## gemm_mem
module gemm_mem(
  input wire clk,
  input wire rst,
  input wire out_rdy,
  input wire v0__read_req_rdy,
  input wire [31:0] v0__read_resp,
  input wire v0__read_resp_vld,
  input wire v0__write_completion_vld,
  input wire v0__write_req_rdy,
  input wire [31:0] v0_in,
  input wire v0_in_vld,
  input wire v1__read_req_rdy,
  input wire [31:0] v1__read_resp,
  input wire v1__read_resp_vld,
  input wire v1__write_completion_vld,
  input wire v1__write_req_rdy,
  input wire [31:0] v1_in,
  input wire v1_in_vld,
  input wire [31:0] C_rd_data,
  output wire [31:0] out,
  output wire out_vld,
  output wire [3:0] v0__read_req,
  output wire v0__read_req_vld,
  output wire v0__read_resp_rdy,
  output wire v0__write_completion_rdy,
  output wire [35:0] v0__write_req,
  output wire v0__write_req_vld,
  output wire v0_in_rdy,
  output wire [3:0] v1__read_req,
  output wire v1__read_req_vld,
  output wire v1__read_resp_rdy,
  output wire v1__write_completion_rdy,
  output wire [35:0] v1__write_req,
  output wire v1__write_req_vld,
  output wire v1_in_rdy,
  output wire [3:0] C_rd_addr,
  output wire C_rd_en,
  output wire [3:0] C_wr_addr,
  output wire [31:0] C_wr_data,
  output wire C_wr_en
);
Size: ~4200 cells after synthesis, ~250 flip-flops, about 0.030 mm^2 of cells after synthesis.
==> flow/config.mk <==
export PLATFORM = sky130hd
export DESIGN_NAME = gemm_mem
export DESIGN_NICKNAME = gemm_mem
export VERILOG_FILES = /design/flow/design.v
export SDC_FILE = /design/flow/constraint.sdc
export NUM_CORES = 4
export LEC_CHECK = 0
export ABC_AREA = 1
export CAP_MARGIN = 20
export CORE_ASPECT_RATIO = 1.03
export CORE_MARGIN = 2
export CORE_UTILIZATION = 65
export MAX_ROUTING_LAYER = met4
export PLACE_DENSITY = 0.6
export SLEW_MARGIN = 20
==> flow/constraint.sdc <==
create_clock -name core_clock -period 6.66 [get_ports {clk}]
set_input_delay 1.3320 -clock core_clock [delete_from_list [all_inputs] [get_ports {clk}]]
set_output_delay 1.3320 -clock core_clock [all_outputs]
set_load 0.01 [all_outputs]
run.sh (not shown) runs the stock make flow with config.mk's settings and CLKGATE_MAP_FILE=.
The first run produced a clean layout.
Edit:
- CORE_ASPECT_RATIO: 1.03 -> 0.96
- PLACE_DENSITY: 0.6 -> not set
- SETUP_SLACK_MARGIN: not set -> -0.67
- clock period: 6.66 -> 11.2 ns (I/O delays scaled with it)
=> The new run produced a clean layout. Critical path depth goes down by 16. Clock skew stays flat. Wire length goes down by a little under a tenth. Register-to-register slack improved by 3.8 ns. Final cell count goes down by a few percent.


Setup of amber:
gemm_mem again, from the RTL that the note above started with.
Design gemm_mem, start of the top module:
module gemm_mem(
  input wire clk,
  input wire rst,
  input wire out_rdy,
  input wire v0__read_req_rdy,
  input wire [31:0] v0__read_resp,
  input wire v0__read_resp_vld,
  input wire v0__write_completion_vld,
  input wire v0__write_req_rdy,
  input wire [31:0] v0_in,
  input wire v0_in_vld,
  input wire v1__read_req_rdy,
  input wire [31:0] v1__read_resp,
  input wire v1__read_resp_vld,
  input wire v1__write_completion_vld,
  input wire v1__write_req_rdy,
  input wire [31:0] v1_in,
  input wire v1_in_vld,
  input wire [31:0] C_rd_data,
  output wire [31:0] out,
  output wire out_vld,
  output wire [3:0] v0__read_req,
  output wire v0__read_req_vld,
  output wire v0__read_resp_rdy,
  output wire v0__write_completion_rdy,
  output wire [35:0] v0__write_req,
  output wire v0__write_req_vld,
  output wire v0_in_rdy,
  output wire [3:0] v1__read_req,
  output wire v1__read_req_vld,
  output wire v1__read_resp_rdy,
  output wire v1__write_completion_rdy,
  output wire [35:0] v1__write_req,
  output wire v1__write_req_vld,
  output wire v1_in_rdy,
  output wire [3:0] C_rd_addr,
  ...
Settings: LEC_CHECK=0, ABC_AREA=1, CAP_MARGIN=20, CORE_MARGIN=2, CORE_UTILIZATION=71, PLACE_DENSITY=0.76, SLEW_MARGIN=20; clock period 6.24 ns.
From the logs: amber reached the end of the flow and failed the layout checks with setup timing.
#### Input delta (zinc over amber)
diff --git a/flow/config.mk b/flow/config.mk
--- a/flow/config.mk
+++ b/flow/config.mk
@@ -8 +7,0 @@
-export ABC_AREA = 1
@@ -11,2 +10 @@
-export CORE_UTILIZATION = 71
-export PLACE_DENSITY = 0.76
+export CORE_UTILIZATION = 27
==> flow/constraint.sdc <==
create_clock -name core_clock -period 7.78 [get_ports {clk}]
set_input_delay 1.5560 -clock core_clock [delete_from_list [all_inputs] [get_ports {clk}]]
set_output_delay 1.5560 -clock core_clock [all_outputs]
set_load 0.01 [all_outputs]
zinc: no failed stages, no open violations at the end. zinc reports a higher count of clock-buffer cells in the layout than amber does. p1_smul_11826[26] as the endpoint of the worst setup timing path was reported by amber, and p1_smul_11826[31] by zinc. Of zinc and amber, it is zinc that has the lower floorplan utilization. Higher met3 usage in global routing was reported by amber, not zinc. fa_1 as the library cell contributing the largest single delay on the critical path was reported by amber, and dfxtp_1 by zinc. Between amber and zinc, sequential share of layout area increased. In the metrics for amber and zinc, the one carrying the higher global-route usage is amber. Lower yosys-reported design area after synthesis goes to zinc over amber. | xor-xnor portion of the synthesized cell area | zinc vs amber | 1.6 points higher |.
diff inputs: zinc => garnet
diff --git a/flow/config.mk b/flow/config.mk
--- a/flow/config.mk
+++ b/flow/config.mk
@@ -10 +10,2 @@
-export CORE_UTILIZATION = 27
+export CORE_UTILIZATION = 65
+export MAX_ROUTING_LAYER = met4
==> flow/constraint.sdc <==
create_clock -name core_clock -period 6.2 [get_ports {clk}]
set_input_delay 1.2400 -clock core_clock [delete_from_list [all_inputs] [get_ports {clk}]]
set_output_delay 1.2400 -clock core_clock [all_outputs]
set_load 0.01 [all_outputs]
### Flow results
Compared with zinc, garnet shows a global-route usage that is 24 points higher. garnet completed end to end; final checks failed (setup timing). Cell depth of the worst min-delay path: zinc vs garnet identical. Comparing zinc with garnet, the I/O pin count came out essentially unchanged. [compare] base=zinc new=garnet: register share of the cell area -0.44 points; number of tap cells inserted -799; final design instance area without fill +1700 um2. Between zinc and garnet, the hold slack does not differ in any meaningful way. Going from zinc to garnet, total power of the final layout has increased; post-placement cell count moved down; worst-case register-to-register setup slack has decreased.
> inputs changed (garnet -> lagoon)
diff --git a/flow/config.mk b/flow/config.mk
--- a/flow/config.mk
+++ b/flow/config.mk
@@ -7,0 +8 @@
+export ABC_AREA = 1
@@ -10,0 +12 @@
+export CTS_CLUSTER_DIAMETER = 244
@@ -11,0 +14 @@
+export PLACE_DENSITY = 0.35
==> flow/constraint.sdc <==
create_clock -name core_clock -period 4.32 [get_ports {clk}]
set_input_delay 0.8640 -clock core_clock [delete_from_list [all_inputs] [get_ports {clk}]]
set_output_delay 0.8640 -clock core_clock [all_outputs]
set_load 0.01 [all_outputs]
Results
Diff garnet -> lagoon: post-route worst hold slack shows a reduction of 0.0042 ns, number of buffers inserted to repair setup after CTS shows an increase of about 5%, setup slack shows a reduction of 1.34 ns, achievable frequency shows an increase of about 8%, post-synthesis sequential area ratio shows a reduction of 0.77 points. Min combinational share of power across garnet and lagoon: garnet. As of lagoon, post-synthesis average cell area had fallen by more than 10% compared to garnet. Of garnet and lagoon, the lower count of cell types in the netlist belongs to lagoon. Between garnet and lagoon, the flow reports critical path depth increasing by more than 10%. Summary — gate count after technology mapping, lagoon relative to garnet: higher, by 792. Delta(combinational share of cell area, lagoon - garnet) < 0. Nothing crashed in lagoon and all stages finished; the problem is that the final layout failed, the offending checks being setup timing.
No activity file was given, so power comes from the tool's default toggle rates.
